==> flow/design.v <==
`timescale 1ns/10ps
module circ(clk, reset, pushin, Xin, Rin, pushout, Yout);
input clk,reset,pushin;
input [23:0] Xin,Rin;
output pushout;
output [23:0] Yout;
reg [23:0] Xl,Rl;
reg V1;
reg [47:0] X2,R2,diff,Diff;
reg V2;
reg V3;
reg [24:0] res;
reg [26:0] rv;
always @(posedge(clk) or posedge(reset)) begin
  if(reset) begin
    V1<=0;
    Xl<=0;
    Rl<=0;
  end else begin
    V1<= pushin;
    Xl<= Xin;
    Rl<= Rin;
  end
end
always @(posedge(clk) or posedge(reset)) begin
  if(reset) begin
    V2 <= 0;
    X2 <= 0;
    R2 <= 0;
  end else begin
    V2 <= V1;
    X2 <= Xl*Xl;
    R2 <= Rl*Rl;
  end
end
always @(posedge(clk) or posedge(reset)) begin
 if(reset) begin
  V3 <= 0;
  Diff <= 0;
 end else begin
  V3 <= V2;
  Diff <= R2-X2;
 end
end
integer ix;
always @(*) begin
 res=0;
 rv=0;
 diff=Diff;
 for(ix=0; ix < 24; ix=ix+1) begin 
   rv = { rv[24:0], diff[47:46] };
   diff={ diff[45:0],2'b0};
   if( { 1'b0,res[23:0],2'b1 } <= rv ) begin
     rv=rv - { 1'b0,res[23:0],2'b1 };
     res = { res[23:0],1'b1 };
   end else res= { res[23:0],1'b0 };
 end
end
assign pushout=V3;
assign Yout = res[23:0];
endmodule
clock: 44.8 ns
lec_check: 0
abc_area: 1
cap_margin: 40
cell_pad_in_sites_detail_placement: 0
core_margin: 2
core_utilization: 58
cts_cluster_diameter: 331
cts_cluster_size: 98
gpl_timing_driven: 0
setup_slack_margin: 5.0
slew_margin: 0
run.sh (not shown) runs the stock make flow with config.mk's settings and CLKGATE_MAP_FILE=.
The first run completed and failed the layout checks on negative setup slack.
==> next run, changes <==
- ABC_AREA: 1 -> unset
- CAP_MARGIN: 40 -> 20
- CELL_PAD_IN_SITES_DETAIL_PLACEMENT: 0 -> unset
- CORE_UTILIZATION: 58 -> 40
- CTS_CLUSTER_DIAMETER: 331 -> unset
- CTS_CLUSTER_SIZE: 98 -> unset
- GPL_TIMING_DRIVEN: 0 -> unset
- SETUP_SLACK_MARGIN: 5.0 -> unset
- SLEW_MARGIN: 0 -> 20
- clock period: 44.8 -> 77.1 ns (I/O delays scaled with it)
Now the flow completed with no timing, DRC or antenna violations.
Via count shrinks by about a fifth.
Global-route usage shrinks by 15 points.
Clock-buffer cell count stays the same.
Non-clock buffer count shrinks by 559.
Design area shrinks by about a fifth.

========
Starts from the design.v that is shown in full above.
Settings: LEC_CHECK=0, ABC_AREA=1, CAP_MARGIN=5, CORE_MARGIN=2, CORE_UTILIZATION=72, CTS_CLUSTER_DIAMETER=397, CTS_CLUSTER_SIZE=36, PLACE_DENSITY=0.66, SETUP_SLACK_MARGIN=-2.0, SLEW_MARGIN=20; clock period 45.3 ns.
The starting point stopped in global routing on GRT-0116.
Change:
- CAP_MARGIN: 5 -> 20
- CORE_UTILIZATION: 72 -> 65
- CTS_CLUSTER_DIAMETER: 397 -> 379
- CTS_CLUSTER_SIZE: 36 -> unset
- PLACE_DENSITY: 0.66 -> unset
- SETUP_SLACK_MARGIN: -2.0 -> unset
- clock period: 45.3 -> 53.8 ns (I/O delays scaled with it)
The changed run produced a clean layout.
Synthesized cell count is unchanged.
Synthesized area stays the same.
Die size rose by 11%.
Change:
- ABC_AREA: 1 -> unset
- CORE_UTILIZATION: 65 -> 71
- CTS_CLUSTER_DIAMETER: 379 -> unset
- clock period: 53.8 -> 50.0 ns (I/O delays scaled with it)
Outcome: Now the flow died in global routing, error GRT-0116. Area after synthesis shrinks by about 7%. Die area went down by 15%. Synthesized cell count falls by 23%.
Change:
- ABC_AREA: unset -> 1
- CORE_UTILIZATION: 71 -> 62
- clock period: 50.0 -> 88.9 ns (I/O delays scaled with it)
Outcome:
- This time the run finished with timing, DRC and antenna clean
- synthesized cell count is higher by 29%
- synthesized area is higher by 7.4%
- die size is higher by 23%
Change:
- ABC_AREA: 1 -> unset
- CORE_UTILIZATION: 62 -> 65
- clock period: 88.9 -> 65.1 ns (I/O delays scaled with it)
Effect:
- This time the run finished but fails on negative setup slack
- cell area came out higher by 7.8%
- global-route usage increases by 4.7 points
- routed wire length falls by 0.42%
- first-iteration DRC count came out higher by 11%
- worst setup slack gets worse by 13 ns
- area after synthesis fell by 6.9%
- cell count decreases by 13%

========
// circ: RTL as listed in full above, without the edits since
clock: 88.9 ns
lec_check: 0
abc_area: 1
cap_margin: 20
core_margin: 2
core_utilization: 68
cts_cluster_diameter: 237
cts_cluster_size: 92
slew_margin: 20
Change:
CORE_UTILIZATION = 60   (was 68)
CTS_CLUSTER_DIAMETER = not set   (was 237)
CTS_CLUSTER_SIZE = not set   (was 92)
clock period = 61.5 ns   (was 88.9 ns; I/O delays follow)
After rerunning: The changed run went through all stages and came out clean; setup slack got worse by 6.0 ns; non-clock buffer count rose by 146; synthesized area stays the same; flip-flop count does not change; final area went up by about 2.3%.
Change:
CORE_UTILIZATION = 68   (was 60)
CTS_CLUSTER_DIAMETER = 237   (was not set)
CTS_CLUSTER_SIZE = 100   (was not set)
clock period = 88.9 ns   (was 61.5 ns; I/O delays follow)
=> Die size is lower by 12%. Global-route usage is higher by 12 points. Non-clock buffer count is lower by 146. Register-to-register slack gains 26 ns. Worst setup slack gains 6.0 ns. Cell area is lower by 2.2%. Utilization is higher by 7.0 points.
Change:
ABC_AREA = not set   (was 1)
CORE_UTILIZATION = 14   (was 68)
CTS_CLUSTER_DIAMETER = not set   (was 237)
CTS_CLUSTER_SIZE = not set   (was 100)
clock period = 124.0 ns   (was 88.9 ns; I/O delays follow)
Outcome: Synthesized cell count shrinks by 23%; design area climbs by 1.9%; via count went down by 24%; worst setup slack gets better by 11 ns; wire length went down by 23%; clock skew shrinks by 0.0058 ns; utilization goes down by 55 points; critical path depth goes up by 56; first-iteration DRC count goes down by 56%; synthesized area came out lower by 6.9%.
Change:
CORE_UTILIZATION = 40   (was 14)
SLEW_MARGIN = 10   (was 20)
TNS_END_PERCENT = 45   (was not set)
clock period = 80.0 ns   (was 124.0 ns; I/O delays follow)
Effect: The new run completed with no timing, DRC or antenna violations; routed wire length is higher by 0.49%; worst setup slack loses 16 ns; sequential share of layout area is higher by 0.26 points; design area is lower by 4.0%; global-route usage is higher by 17 points; critical path depth is lower by 10.

========
## oak
Starts from the design.v that is shown in full above.
Settings: LEC_CHECK=0, ABC_AREA=0, CAP_MARGIN=20, CELL_PAD_IN_SITES_GLOBAL_PLACEMENT=1, CORE_MARGIN=2, CORE_UTILIZATION=42, CTS_CLUSTER_DIAMETER=333, CTS_CLUSTER_SIZE=99, PLACE_DENSITY_LB_ADDON=0.27, SLEW_MARGIN=0, TNS_END_PERCENT=15; clock period 80.0 ns.
oak | stages: all done | timing, DRC, antenna: all pass
> inputs changed (oak -> pine)
- putting MAX_ROUTING_LAYER at met4 where nothing was set
- putting HOLD_SLACK_MARGIN at 0.28 where nothing was set
- putting MIN_ROUTING_LAYER at met2 where nothing was set
- swapping 1 for 0 in CELL_PAD_IN_SITES_GLOBAL_PLACEMENT
- putting SETUP_SLACK_MARGIN at 5.0 where nothing was set
- putting CORE_ASPECT_RATIO at 1.14 where nothing was set
- putting GPL_ROUTABILITY_DRIVEN at 0 where nothing was set
- swapping 15 for 75 in TNS_END_PERCENT
- swapping 99 for 61 in CTS_CLUSTER_SIZE
- swapping 2 for 3 in CORE_MARGIN
- putting PLACE_DENSITY at 0.72 where nothing was set
- swapping 0 for 20 in SLEW_MARGIN
- clearing PLACE_DENSITY_LB_ADDON, which used to be 0.27
- clearing CTS_CLUSTER_DIAMETER, which used to be 333
- clearing ABC_AREA, which used to be 0
- putting CELL_PAD_IN_SITES_DETAIL_PLACEMENT at 2 where nothing was set
Notes after the runs:
FAIL pine @ global routing: tool exited with error. oak completed every stage of the flow, and the final layout passed the timing, DRC and antenna checks. Comparing pine with oak, the synthesized cell count came out essentially unchanged. Cell count after placement went down slightly going from oak to pine. In the metrics for pine and oak, the one carrying the higher number of buffers inserted to repair setup after CTS is pine. The die used by pine is larger than the one used by oak. Re synthesized-area fraction occupied by and/or/nand/nor cells: no difference whatsoever between pine and oak.

========
Starts from the design.v that is shown in full above.
Settings: LEC_CHECK=0, ABC_AREA=0, CAP_MARGIN=20, CELL_PAD_IN_SITES_GLOBAL_PLACEMENT=1, CORE_MARGIN=2, CORE_UTILIZATION=53, CTS_CLUSTER_DIAMETER=333, CTS_CLUSTER_SIZE=99, PLACE_DENSITY=0.8, SLEW_MARGIN=40; clock period 80.0 ns.
Next try:
- ABC_AREA: 0 -> not set
- CELL_PAD_IN_SITES_DETAIL_PLACEMENT: not set -> 2
- CELL_PAD_IN_SITES_GLOBAL_PLACEMENT: 1 -> not set
- CORE_MARGIN: 2 -> 3
- CORE_UTILIZATION: 53 -> 67
- CTS_CLUSTER_DIAMETER: 333 -> not set
- CTS_CLUSTER_SIZE: 99 -> not set
- PLACE_DENSITY: 0.8 -> not set
- SETUP_SLACK_MARGIN: not set -> 5.0
- SLEW_MARGIN: 40 -> 20
This time the run failed in detailed placement (3_5_place_dp).
Synthesized area stays the same.
Die size came out lower by 20%.
Synthesized cell count is unchanged.

========
## build 25
Starts from the design.v that is shown in full above.
Settings: LEC_CHECK=0, CAP_MARGIN=20, CELL_PAD_IN_SITES_DETAIL_PLACEMENT=0, CORE_MARGIN=2, CORE_UTILIZATION=58, CTS_CLUSTER_DIAMETER=331, CTS_CLUSTER_SIZE=98, GPL_TIMING_DRIVEN=0, SETUP_SLACK_MARGIN=-0.87, SLEW_MARGIN=0, TNS_END_PERCENT=15; clock period 44.8 ns.
Build 25: complete, dirty (negative setup slack)
Relative to build 25, the following input files were edited for build 9:
- TNS_END_PERCENT removed (was 15)
- SLEW_MARGIN changed from 0 to 10
- SETUP_SLACK_MARGIN changed from -0.87 to 5.0
Notes after the runs:
- From the logs: build 9 reached the end of the flow and failed the layout checks with negative setup slack.
- Post-synth design cell area: build 9 vs build 25 identical
- Compared with build 25, in build 9 number of non-filler instances in the completed layout up 2.5%; starting utilization of the core area about even.
- The run showing the smaller final core area utilization is build 25.
- When build 9 is set beside build 25, its met2 wirelength from detailed routing turns out to be 3.1% larger.
- Build 9 vs build 25: detailed-routed wire length on met3 up
- Cell with the biggest individual delay on the critical path: or4_4 -> build 9, nor3_2 -> build 25
- Of the two values seen for startpoint of the worst setup timing path, Diff[44]$_DFF_PP0_ was produced by build 9 and Diff[47]$_DFF_PP0_ by build 25.
Here is what was changed in the inputs of build 82 compared with build 9.
- clearing GPL_TIMING_DRIVEN, which used to be 0
- clearing CELL_PAD_IN_SITES_DETAIL_PLACEMENT, which used to be 0
- swapping 10 for 20 in SLEW_MARGIN
- clearing SETUP_SLACK_MARGIN, which used to be 5.0
- clearing CTS_CLUSTER_SIZE, which used to be 98
- clearing CTS_CLUSTER_DIAMETER, which used to be 331
- swapping 58 for 68 in CORE_UTILIZATION
- swapping 44.8 for 124.0 in the clock period (ns, I/O delays scaled along)
==> comparison <==
Compared with build 9, build 82 instantiates a smaller number of cells.
Count of filler cells inserted in the layout (build 82 / build 9): 0.79
Build 82 finished all stages; the layout is clean.
Changes in build 14 relative to build 82:
- CORE_UTILIZATION: 68 -> 45
- the clock period (ns, I/O delays scaled along): 124.0 -> 71.4
Going from build 82 to build 14, maximum net fanout on the critical path went down 31; post-route cell area increased by 9.5% relative to the old numbers; worst hold slack after final layout held; clock latency on the worst-skew pair went up 0.04 ns; utilization moved down. The higher wire length of the first global-routing pass came out of build 82. Build 14 does better than build 82 on via count. Chip area up 50% in build 14 wrt build 82. Compared to build 82, the router laid down less metal wire for build 14. Compare build 82 and build 14 | setup slack higher: build 82. Taking build 82 over build 14, the non-clock buffer total of the final layout ratio works out to 0.30.

========
Starts from the design.v that is shown in full above.
clock: 80.0 ns
lec_check: 0
cap_margin: 20
cell_pad_in_sites_detail_placement: 2
cell_pad_in_sites_global_placement: 1
core_margin: 3
core_utilization: 67
min_routing_layer: met2
setup_slack_margin: 5.0
slew_margin: 20
tns_end_percent: 40
The first run aborted during 3_5_place_dp.
Next try:
- ABC_AREA: unset -> 0
- CELL_PAD_IN_SITES_DETAIL_PLACEMENT: 2 -> unset
- CORE_MARGIN: 3 -> 10
- CORE_UTILIZATION: 67 -> 53
- CTS_CLUSTER_DIAMETER: unset -> 333
- CTS_CLUSTER_SIZE: unset -> 99
- MIN_ROUTING_LAYER: met2 -> unset
- PLACE_DENSITY: unset -> 0.35
- SETUP_SLACK_MARGIN: 5.0 -> unset
- SLEW_MARGIN: 20 -> 0
- TNS_END_PERCENT: 40 -> unset
Effect: Now the flow passed the timing, DRC and antenna checks; die area goes up by a quarter to a third; synthesized cell count does not change; synthesized area is unchanged.

========
// circ: RTL as listed in full above, without the edits since
make LEC_CHECK=0 CAP_MARGIN=20 CORE_ASPECT_RATIO=1.39 CORE_MARGIN=2 CORE_UTILIZATION=54 GPL_ROUTABILITY_DRIVEN=0 PLACE_DENSITY_LB_ADDON=0.03 SLEW_MARGIN=30 TNS_END_PERCENT=45 finish   # period 80.0 ns
Then changed:
- CELL_PAD_IN_SITES_DETAIL_PLACEMENT: default -> 2
- CELL_PAD_IN_SITES_GLOBAL_PLACEMENT: default -> 0
- CORE_ASPECT_RATIO: 1.39 -> 1.14
- CORE_MARGIN: 2 -> 3
- CORE_UTILIZATION: 54 -> 67
- GPL_ROUTABILITY_DRIVEN: 0 -> default
- HOLD_SLACK_MARGIN: default -> 0.28
- MIN_ROUTING_LAYER: default -> met2
- PLACE_DENSITY_LB_ADDON: 0.03 -> default
- SETUP_SLACK_MARGIN: default -> 5.0
- SLEW_MARGIN: 30 -> 20
- TNS_END_PERCENT: 45 -> 40
This time the run stopped in detailed placement (3_5_place_dp). Die area fell by about a fifth. Synthesized cell count stays the same. Synthesized area is unchanged.

========
Setup of v14:
Starts from the design.v that is shown in full above.
export LEC_CHECK = 0
export CAP_MARGIN = 20
export CELL_PAD_IN_SITES_GLOBAL_PLACEMENT = 1
export CORE_MARGIN = 2
export CORE_UTILIZATION = 53
export CTS_CLUSTER_DIAMETER = 237
export CTS_CLUSTER_SIZE = 46
export PLACE_DENSITY_LB_ADDON = 0.27
export SLEW_MARGIN = 0
create_clock -name core_clock -period 80.0 [get_ports {clk}]
v14 was carried through to the last stage, and its layout satisfied the timing, DRC and antenna checks.
What v19 does differently from v14 at the input level:
- CORE_ASPECT_RATIO now 1.39, previously not set
- CELL_PAD_IN_SITES_GLOBAL_PLACEMENT no longer set, was 1
- CORE_UTILIZATION now 40, was 53
- CTS_CLUSTER_SIZE no longer set, was 46
- SLEW_MARGIN now 10, was 0
- TNS_END_PERCENT now 45, previously not set
- CTS_CLUSTER_DIAMETER no longer set, was 237
- PLACE_DENSITY_LB_ADDON no longer set, was 0.27
- GPL_ROUTABILITY_DRIVEN now 0, previously not set
[summary]
v19 reached the end of the flow, and the finished layout is clean on the timing, DRC and antenna checks. The run showing the greater worst setup slack is v14. Comparing v19 against v14, there is no change at all in post-CTS setup-driven buffer insertion count.
#### Input delta (v4 over v19)
- CTS_CLUSTER_SIZE: unset -> 99
- CORE_ASPECT_RATIO: 1.39 -> unset
- TNS_END_PERCENT: 45 -> unset
- ABC_AREA: unset -> 0
- CORE_UTILIZATION: 40 -> 34
- GPL_ROUTABILITY_DRIVEN: 0 -> unset
- CELL_PAD_IN_SITES_GLOBAL_PLACEMENT: unset -> 1
- PLACE_DENSITY: unset -> 0.83
- SLEW_MARGIN: 10 -> 0
- CTS_CLUSTER_DIAMETER: unset -> 333
Results
- v19 reached the end of the flow, and the finished layout is clean on the timing, DRC and antenna checks.
- v4 completed every stage of the flow, and the final layout passed the timing, DRC and antenna checks.
- Looking at worst path setup slack after routing across both flows, v4 is the stronger of the two, with v19 trailing.
- The clock latency on the worst-skew pair of v4 and that of v19 are within noise of each other.
What v21 does differently from v4 at the input level:
- removing CTS_CLUSTER_DIAMETER (formerly 333)
- changing SLEW_MARGIN from 0 to 20
- removing ABC_AREA (formerly 0)
- removing PLACE_DENSITY (formerly 0.83)
- removing CELL_PAD_IN_SITES_GLOBAL_PLACEMENT (formerly 1)
- changing CORE_UTILIZATION from 34 to 40
- removing CTS_CLUSTER_SIZE (formerly 99)
- In terms of via count, v21 and v4 differ only marginally.
- Diff[45]$_DFF_PP0_ as the startpoint of the most critical setup path was reported by v21, and Diff[46]$_DFF_PP0_ by v4.
- Diff v4 -> v21: count of nets left with antenna violations after detail routing essentially unchanged, post-placement cell area decreased 360 um^2, utilization increased 6.4 points, multi-input combinational cell count essentially unchanged.
- Higher hold slack among v21 and v4: v4
